## ClockTest
module ClockTest(
	input clk,
	input rst,
	input btn,
	output reg [6:0] seg,  
	output reg [3:0] an,
	output reg buttons_pressed, 
	output reg buttons_released 
);
Size in the first run: ~5700 cells after synthesis, roughly 100 flip-flops, roughly 35000 µm² of cells after synthesis.
Settings: LEC_CHECK=0, ABC_AREA=1, CAP_MARGIN=20, CORE_ASPECT_RATIO=0.53, CORE_MARGIN=2, CORE_UTILIZATION=71, CTS_CLUSTER_DIAMETER=204, CTS_CLUSTER_SIZE=72, MAX_ROUTING_LAYER=met4, PLACE_DENSITY_LB_ADDON=0.01, SETUP_SLACK_MARGIN=3.64, SLEW_MARGIN=20; clock period 25.6 ns.
run.sh (not shown) runs the stock make flow with config.mk's settings and CLKGATE_MAP_FILE=.
The first run failed in global routing (5_1_grt) on GRT-0232.
Change:
CORE_ASPECT_RATIO = unset   (was 0.53)
CORE_UTILIZATION = 72   (was 71)
CTS_CLUSTER_DIAMETER = 374   (was 204)
CTS_CLUSTER_SIZE = 100   (was 72)
HOLD_SLACK_MARGIN = 0.28   (was unset)
MAX_ROUTING_LAYER = unset   (was met4)
PLACE_DENSITY = 0.4   (was unset)
PLACE_DENSITY_LB_ADDON = unset   (was 0.01)
SETUP_SLACK_MARGIN = 2.28   (was 3.64)
After rerunning:
- The new run went through all stages and came out clean
- die area is lower slightly
- area after synthesis does not change
- synthesized cell count stays the same

* * *

The RTL this note starts from:
==> flow/design.v <==
`timescale 1ns / 1ps
module button_debounce (
    input clk,        
    input rst,        
    input button_in,  
    output reg button_out  
);
    parameter integer DEBOUNCE_TIME = 200; 
    reg [19:0] counter;
    reg button_state;
    always @(posedge clk or posedge rst) begin
        if (rst) begin
            counter <= 0;
            button_state <= 0;
            button_out <= 0;
        end else begin
            if (button_in != button_state) begin
                counter <= counter + 1;
                if (counter >= DEBOUNCE_TIME) begin
                    button_state <= button_in;
                    button_out <= button_in;
                    counter <= 0;
                end
            end else begin
                counter <= 0;
            end
        end
    end
endmodule
`timescale 1ns / 1ps
module operatorremainder(
    input [35:0] n,
    output reg is_multiple
);
	parameter DIVISOR = 20000;
	reg [35:0] temp;
	reg [35:0] quotient;
	reg [35:0] remainder;
	integer i;
	always @(*) begin
        temp = n;
        quotient = 0;
        remainder = 0;
        for (i = 35; i >= 0; i = i - 1) begin
            quotient = (quotient << 1) | (temp[i] ? 1'b1 : 1'b0);
            if (quotient >= DIVISOR) begin
                quotient = quotient - DIVISOR;
                remainder = (remainder << 1) | 1'b1;
            end else begin
                remainder = (remainder << 1);
            end
        end
        is_multiple = (quotient == 0);
    end
endmodule
`timescale 1ns / 1ps
module ClockTest(
	input clk,
	input rst,
	input btn,
	output reg [6:0] seg,  
	output reg [3:0] an,
	output reg buttons_pressed, 
	output reg buttons_released 
);
	wire is_divisible;  
   reg [7:0] counter;  
   reg [35:0] cnt;	 
   wire buttons_out;
	reg buttons_out_prev;
   wire [6:0] segments [15:0];  
	reg [3:0] ones;  
   reg [3:0] tens;  
	reg [3:0] s_ones;  
	reg [3:0] s_tens;  
   reg [6:0] refresh_counter;  
   reg refresh_flag;	 
   reg [7:0] clk_display;  
      assign segments[0] = 7'b1000000;   
      assign segments[1] = 7'b1111001;   
      assign segments[2] = 7'b0100100;   
      assign segments[3] = 7'b0110000;   
      assign segments[4] = 7'b0011001;   
      assign segments[5] = 7'b0010010;   
      assign segments[6] = 7'b0000010;   
      assign segments[7] = 7'b1111000;   
      assign segments[8] = 7'b0000000;   
      assign segments[9] = 7'b0010000;   
      assign segments[10] = 7'b0001000;  
      assign segments[11] = 7'b0000011;  
      assign segments[12] = 7'b1000110;  
      assign segments[13] = 7'b0100001;  
      assign segments[14] = 7'b0000110;  
      assign segments[15] = 7'b0001110;  
   button_debounce debounce (
		.clk(clk),
		.rst(rst),
		.button_in(btn),
		.button_out(buttons_out)
   );
   operatorremainder remainder (
        .n(cnt),
        .is_multiple(is_divisible)
    );
   always @ (posedge clk or posedge rst) begin
      if (rst) begin  
         cnt <= 0;
         counter <= 0;
			ones <= 0;
			tens <= 0;
			s_ones <= 0;
			s_tens <= 0;
			clk_display <= 0;
			buttons_out_prev <= 0;
			buttons_pressed <= 0;
			buttons_released <= 0;
      end else begin
			if(cnt == 1_200_000 -1) begin 
				cnt <= 0;
				ones <= 0;
				tens <= 0;
				s_ones <= 0;
				s_tens <= 0;
				clk_display <= 0;
			end else begin
			if (is_divisible) begin 
				if(clk_display == 60) begin
					s_ones <= 0;
					s_tens <= 0;
				end else begin
					clk_display <= clk_display+1;
					if(s_ones == 9) begin
						s_ones <= 0;
						s_tens <= s_tens + 1;
					end else begin
						s_ones <= s_ones + 1;
					end
				end
			end
			buttons_out_prev <= buttons_out;
			buttons_pressed <= (buttons_out & ~buttons_out_prev);	  
			buttons_released <= (~buttons_out & buttons_out_prev);  
			if (buttons_pressed) begin
				if (ones == 9) begin
					ones <= 0;
					if (tens == 9) begin
						tens <= 0;
					end else begin
						tens <= tens + 1;
					end
				end else begin
				ones <= ones + 1;
				end
			end
			cnt <= cnt + 1;
         end   
      end
   end
	always @(posedge clk or posedge rst) begin
		if (rst) begin
			refresh_counter <= 0;
			refresh_flag <= 0;
		end else begin
		refresh_counter <= refresh_counter + 1;
		if (refresh_counter == 250) begin   
			refresh_counter <= 0;
			refresh_flag <= ~refresh_flag;
		end
		end
	end
	always @(posedge clk or posedge rst) begin
		if (rst) begin
			seg <= 7'b1111111;
			an <= 4'b1111;
		end else
		case (refresh_counter[6:5])
			2'b00: begin
				seg <= segments[ones];
				an <= 4'b1110; 
			end
			2'b01: begin
				seg <= segments[tens];
				an <= 4'b1101; 
			end
				2'b10: begin
				seg <= segments[s_ones];
				an <= 4'b1011; 
			end
				2'b11: begin
				seg <= segments[s_tens];
				an <= 4'b0111; 
			end
		endcase
end
endmodule
Settings: LEC_CHECK=0, ABC_AREA=1, CAP_MARGIN=20, CELL_PAD_IN_SITES_DETAIL_PLACEMENT=0, CELL_PAD_IN_SITES_GLOBAL_PLACEMENT=0, CORE_ASPECT_RATIO=1.38, CORE_MARGIN=2, CORE_UTILIZATION=72, CTS_CLUSTER_DIAMETER=236, CTS_CLUSTER_SIZE=80, GPL_ROUTABILITY_DRIVEN=0, HOLD_SLACK_MARGIN=-0.1, MAX_ROUTING_LAYER=met4, PLACE_DENSITY_LB_ADDON=0.01, SETUP_SLACK_MARGIN=3.23, SLEW_MARGIN=20; clock period 25.6 ns.
The first run died in 5_1_grt (GRT-0232).
Then changed:
Settings changed: CORE_ASPECT_RATIO 1.38 to not set, HOLD_SLACK_MARGIN -0.1 to not set, SETUP_SLACK_MARGIN 3.23 to 0.95.
Effect:
- The changed run went through all stages and came out clean
- area after synthesis is unchanged
- synthesized cell count does not change
- die size stays flat
Then changed:
Settings changed: CELL_PAD_IN_SITES_DETAIL_PLACEMENT 0 to not set, CELL_PAD_IN_SITES_GLOBAL_PLACEMENT 0 to not set, CORE_ASPECT_RATIO set to 1.41, CORE_UTILIZATION 72 to 71, CTS_CLUSTER_DIAMETER 236 to 204, CTS_CLUSTER_SIZE 80 to 72, GPL_ROUTABILITY_DRIVEN 0 to not set, SETUP_SLACK_MARGIN 0.95 to 3.56.
This time the run never finished: it broke off in 5_1_grt on GRT-0232.
Die area went up by 1.4%.
Area after synthesis is unchanged.
Synthesized cell count stays the same.
Then changed:
Settings changed: CELL_PAD_IN_SITES_DETAIL_PLACEMENT set to 0, CELL_PAD_IN_SITES_GLOBAL_PLACEMENT set to 0, CORE_ASPECT_RATIO 1.41 to 0.89, CORE_UTILIZATION 71 to 72, CTS_CLUSTER_DIAMETER 204 to 75, CTS_CLUSTER_SIZE 72 to 24, GPL_ROUTABILITY_DRIVEN set to 1, PLACE_DENSITY_LB_ADDON 0.01 to 0.27, SETUP_SLACK_MARGIN 3.56 to 3.43.
After rerunning:
- The changed run did not get past 5_1_grt
- area after synthesis does not change
- synthesized cell count does not change
- die size drops by 1.4%
